Setup of v56:
// processor
module processor(clk,rst,ld,kernel,o_img_re,o_img_addr,i_img_data,
                 o_out_we,o_out_addr,o_out_data,o_complete);
clock: 11.0 ns
lec_check: 0
abc_area: 1
cap_margin: 15
cell_pad_in_sites_detail_placement: 2
cell_pad_in_sites_global_placement: 3
core_margin: 2
core_utilization: 30
gpl_timing_driven: 0
max_routing_layer: met5
min_routing_layer: met1
setup_slack_margin: 0.99
slew_margin: 40
tns_end_percent: 80
run.sh (not shown) runs the stock make flow with config.mk's settings and CLKGATE_MAP_FILE=.
> inputs changed (v56 -> v6)
Settings: clearing CELL_PAD_IN_SITES_GLOBAL_PLACEMENT, which used to be 3; clearing ABC_AREA, which used to be 1; clearing CELL_PAD_IN_SITES_DETAIL_PLACEMENT, which used to be 2; clearing GPL_TIMING_DRIVEN, which used to be 0; swapping 30 for 39 in CORE_UTILIZATION; clearing SETUP_SLACK_MARGIN, which used to be 0.99; clearing MIN_ROUTING_LAYER, which used to be met1; swapping 40 for 20 in SLEW_MARGIN; swapping 15 for 20 in CAP_MARGIN; clearing TNS_END_PERCENT, which used to be 80; clearing MAX_ROUTING_LAYER, which used to be met5; swapping 11.0 for 13.3 in the clock period (ns, I/O delays scaled along).
--- outcome ---
v6 ends up with lower clock sink count than v56 does. Ff count | v6 vs v56 | v6 lower. Going from v56 to v6, clock skew shrinks by 0.023 ns. Final cell count is higher on v56. Compared with v56, v6 shows a higher maximum number of pins on one net before global-route repair. ~same worst hold slack in v56 and v6. In the tables for v56 and v6, chip area in the Yosys report reads lower with v6. In the flow results for v56 and v6, the flop and latch count out of synthesis is smaller on v6. From v6 to v56, number of top-level design ports did not move at all. Setup slack in v6 is larger than in v56. Area fraction in full adders, half adders and majority gates: v6 > v56.
## Diff of input files: v46 against v6
Settings: CORE_UTILIZATION: 39 -> 25; the clock period (ns, I/O delays scaled along): 13.3 -> 9.18.
==> results <==
- [compare] base=v6 new=v46: die size now sits higher; wire length lost 17,000 µm; sequential cell fraction of total power went up by 1.4 points.
- Min fraction of the cycle the final worst path needs across v6 and v46: v6
- Where total power is concerned, v6 is better than v46.
Inputs modified between v46 and v17:
Settings: CORE_UTILIZATION: 25 -> 68; CAP_MARGIN: 20 -> 5; CTS_CLUSTER_DIAMETER: unset -> 42; MAX_ROUTING_LAYER: unset -> met4; the clock period (ns, I/O delays scaled along): 9.18 -> 7.57.
## What came out
- For v17, the flow was terminated by a tool error in global routing and produced no final design.
- v17 against v46: maximum buffer depth of the clock tree went down, chip height went down, half-perimeter wire length after detailed placement has increased, post-synthesis register bit count was more or less identical.
- Area of the chip down 63% in v17 wrt v46
- v17 against v46: synthesized area now sits at about the same level, placed cell count shrank by 2,868, synthesized-area fraction occupied by and/or/nand/nor cells comparable.
- Placed standard-cell area of v17 falls short of that of v46 by a few percent.

---

## job 4171
processor again, from the RTL that the note above started with.
Settings: LEC_CHECK=0, CAP_MARGIN=5, CORE_MARGIN=2, CORE_UTILIZATION=70, CTS_CLUSTER_DIAMETER=363, CTS_CLUSTER_SIZE=47, GPL_TIMING_DRIVEN=1, HOLD_SLACK_MARGIN=0.28, MAX_ROUTING_LAYER=met5, SETUP_SLACK_MARGIN=1.2, SLEW_MARGIN=20, TNS_END_PERCENT=75; clock period 5.96 ns.
Run status, job 4171: aborted in 5_1_grt, error GRT-0232
What job 3744 does differently from job 4171 at the input level:
Settings: HOLD_SLACK_MARGIN: 0.28 -> unset; MAX_ROUTING_LAYER: met5 -> unset; CTS_CLUSTER_DIAMETER: 363 -> unset; TNS_END_PERCENT: 75 -> unset; SETUP_SLACK_MARGIN: 1.2 -> unset; CORE_UTILIZATION: 70 -> 57; CAP_MARGIN: 5 -> 40; GPL_TIMING_DRIVEN: 1 -> unset; CTS_CLUSTER_SIZE: 47 -> 14; the clock period (ns, I/O delays scaled along): 5.96 -> 5.64.
[summary]
Status job 3744: flow complete, layout not clean - setup timing
Compared with job 4171, in job 3744 final weighted congestion of routability-driven global placement saw a decrease; floorplan core area grew by 29000 um^2; compound-cell area share of the yosys netlist closely matched the old numbers; yosys stat cell total saw little to no change.
Diff job 3744..job 4171 | number of enable-type register cells in the synthesized netlist | unchanged
In the flow results for job 3744 and job 4171, the H-tree depth is smaller on job 4171.
Relative to job 4171, the post-cts sizing count of job 3744 is lower by 34.
Edits applied to the flow inputs when going from job 3744 to job 934:
Settings: CORE_UTILIZATION changed from 57 to 39; HOLD_SLACK_MARGIN newly set to 0.28; MAX_ROUTING_LAYER newly set to met5; GPL_TIMING_DRIVEN newly set to 1; TNS_END_PERCENT newly set to 75; CAP_MARGIN changed from 40 to 20; the clock period (ns, I/O delays scaled along) changed from 5.64 to 5.44.
Results
Job 934: all stages done; final checks FAILED (setup timing). Status: area used by sequential logic in the layout parity (job 3744, job 934). Side by side, worst hold slack turned out higher in job 934 than in job 3744. When the final numbers for job 3744 and job 934 were put side by side, the combinational cell area excluding buffers and inverters turned out to be smaller in job 934. Area of placed instances was lower in job 3744 than in job 934.
Changes in job 3320 relative to job 934:
Settings: setting SETUP_SLACK_MARGIN to -0.31 for the first time; changing CORE_UTILIZATION from 39 to 68; changing the clock period (ns, I/O delays scaled along) from 5.44 to 3.64.
Findings:
Job 3320 failed in 5_1_grt with GRT-0116.
Going from job 934 to job 3320, floorplan core area saw a decrease, netlist area before placement stayed essentially flat, die footprint decreased by 99000 um^2 relative to the old numbers, die outline height now sits lower, level count of the clock H-tree about even.
Instance count after placement with tap cells included (job 934 / job 3320): 1.05
Input changes introduced in job 7956 (baseline for comparison: job 3320):
Settings: GPL_TIMING_DRIVEN removed (was 1); CORE_UTILIZATION changed from 68 to 40; CTS_CLUSTER_SIZE removed (was 14); TNS_END_PERCENT removed (was 75); SETUP_SLACK_MARGIN removed (was -0.31); MAX_ROUTING_LAYER removed (was met5); HOLD_SLACK_MARGIN removed (was 0.28); the clock period (ns, I/O delays scaled along) changed from 3.64 to 11.9.
==> results <==
- Job 7956 completed; timing, DRC and antenna clean
- From job 3320 to job 7956 the numbers moved as follows: die area +about 70%, number of cells after detailed placement saw a decrease, synthesized-area fraction occupied by and/or/nand/nor cells roughly the same, core box area now sits higher, number of post-CTS setup repair buffers shows a reduction of 73.
- From job 3320 to job 7956 the numbers moved as follows: cell row count rose 41, final RePlAce weighted congestion went down by 0.12, floorplan die width saw an increase.
For job 597, these inputs were changed with respect to job 7956:
Settings: an added MIN_ROUTING_LAYER of met2; an added CELL_PAD_IN_SITES_DETAIL_PLACEMENT of 1; an added GPL_TIMING_DRIVEN of 0; an added CELL_PAD_IN_SITES_GLOBAL_PLACEMENT of 2; a change of CAP_MARGIN from 20 to 5; a change of the clock period (ns, I/O delays scaled along) from 11.9 to 5.21.
Findings:
Post-placement worst setup slack deteriorates in job 597 relative to job 7956. Reported for job 7956 and job 597, synthesized cell count turned out identical to the last digit. As far as portion of the post-synthesis area used by sequential elements goes, job 7956 and job 597 are indistinguishable; the numbers are identical. Job 7956 → job 597: mux cell area share after synthesis essentially unchanged; clock buffer count from CTS now larger; count of cells resized by post-cts repair increased by 818 relative to the old numbers. Job 597 did not make it past 5_1_grt, where a tool error ended it.

---

processor again, from the RTL that the note above started with.
clock: 7.13 ns
lec_check: 0
cap_margin: 0
cell_pad_in_sites_global_placement: 1
core_margin: 2
core_utilization: 39
cts_cluster_diameter: 310
cts_cluster_size: 14
gpl_routability_driven: 0
gpl_timing_driven: 0
hold_slack_margin: 0.28
max_routing_layer: met5
slew_margin: 40
tns_end_percent: 60
The first run ran to the end with violations: setup timing.
Rerun with:
==> flow/config.mk (replaced) <==
export PLATFORM = sky130hd
export DESIGN_NAME = processor
export DESIGN_NICKNAME = processor
export VERILOG_FILES = /design/flow/design.v
export SDC_FILE = /design/flow/constraint.sdc
export NUM_CORES = 4
export LEC_CHECK = 0
export CAP_MARGIN = 20
export CORE_MARGIN = 2
export CORE_UTILIZATION = 21
export SLEW_MARGIN = 20
==> flow/constraint.sdc (replaced) <==
create_clock -name core_clock -period 17.3 [get_ports {clk}]
set_input_delay 3.4600 -clock core_clock [delete_from_list [all_inputs] [get_ports {clk}]]
set_output_delay 3.4600 -clock core_clock [all_outputs]
set_load 0.01 [all_outputs]
This time the run finished clean. Combinational power fell by 64%. Design area fell by 1.1%. First-iteration DRC count fell by 20%. Final cell count rose by 19%. Synthesized area does not change. Via count fell by 8.5%.
Rerun with:
--- a/flow/config.mk
+++ b/flow/config.mk
@@ -8 +8 @@
-export CAP_MARGIN = 20
+export CAP_MARGIN = 0
@@ -10 +10,5 @@
-export CORE_UTILIZATION = 21
+export CORE_UTILIZATION = 72
+export CTS_CLUSTER_DIAMETER = 53
+export CTS_CLUSTER_SIZE = 13
+export PLACE_DENSITY = 0.42
+export SETUP_SLACK_MARGIN = 0.71
==> flow/constraint.sdc (replaced) <==
create_clock -name core_clock -period 3.56 [get_ports {clk}]
set_input_delay 0.7120 -clock core_clock [delete_from_list [all_inputs] [get_ports {clk}]]
set_output_delay 0.7120 -clock core_clock [all_outputs]
set_load 0.01 [all_outputs]
With this change the flow aborted during 5_1_grt on GRT-0116. Die size shrinks by 71%. Synthesized area stays the same. Synthesized cell count is unchanged.
Rerun with:
--- a/flow/config.mk
+++ b/flow/config.mk
@@ -8 +8 @@
-export CAP_MARGIN = 0
+export CAP_MARGIN = 20
@@ -11,4 +11,2 @@
-export CTS_CLUSTER_DIAMETER = 53
-export CTS_CLUSTER_SIZE = 13
-export PLACE_DENSITY = 0.42
-export SETUP_SLACK_MARGIN = 0.71
+export CTS_CLUSTER_SIZE = 43
+export PLACE_DENSITY_LB_ADDON = 0.03
==> flow/constraint.sdc (replaced) <==
create_clock -name core_clock -period 3.78 [get_ports {clk}]
set_input_delay 0.7560 -clock core_clock [delete_from_list [all_inputs] [get_ports {clk}]]
set_output_delay 0.7560 -clock core_clock [all_outputs]
set_load 0.01 [all_outputs]
The changed run never finished: it broke off in 5_1_grt with GRT-0116; die size does not change; synthesized cell count does not change; synthesized area is unchanged.
No activity file was given, so power comes from the tool's default toggle rates.
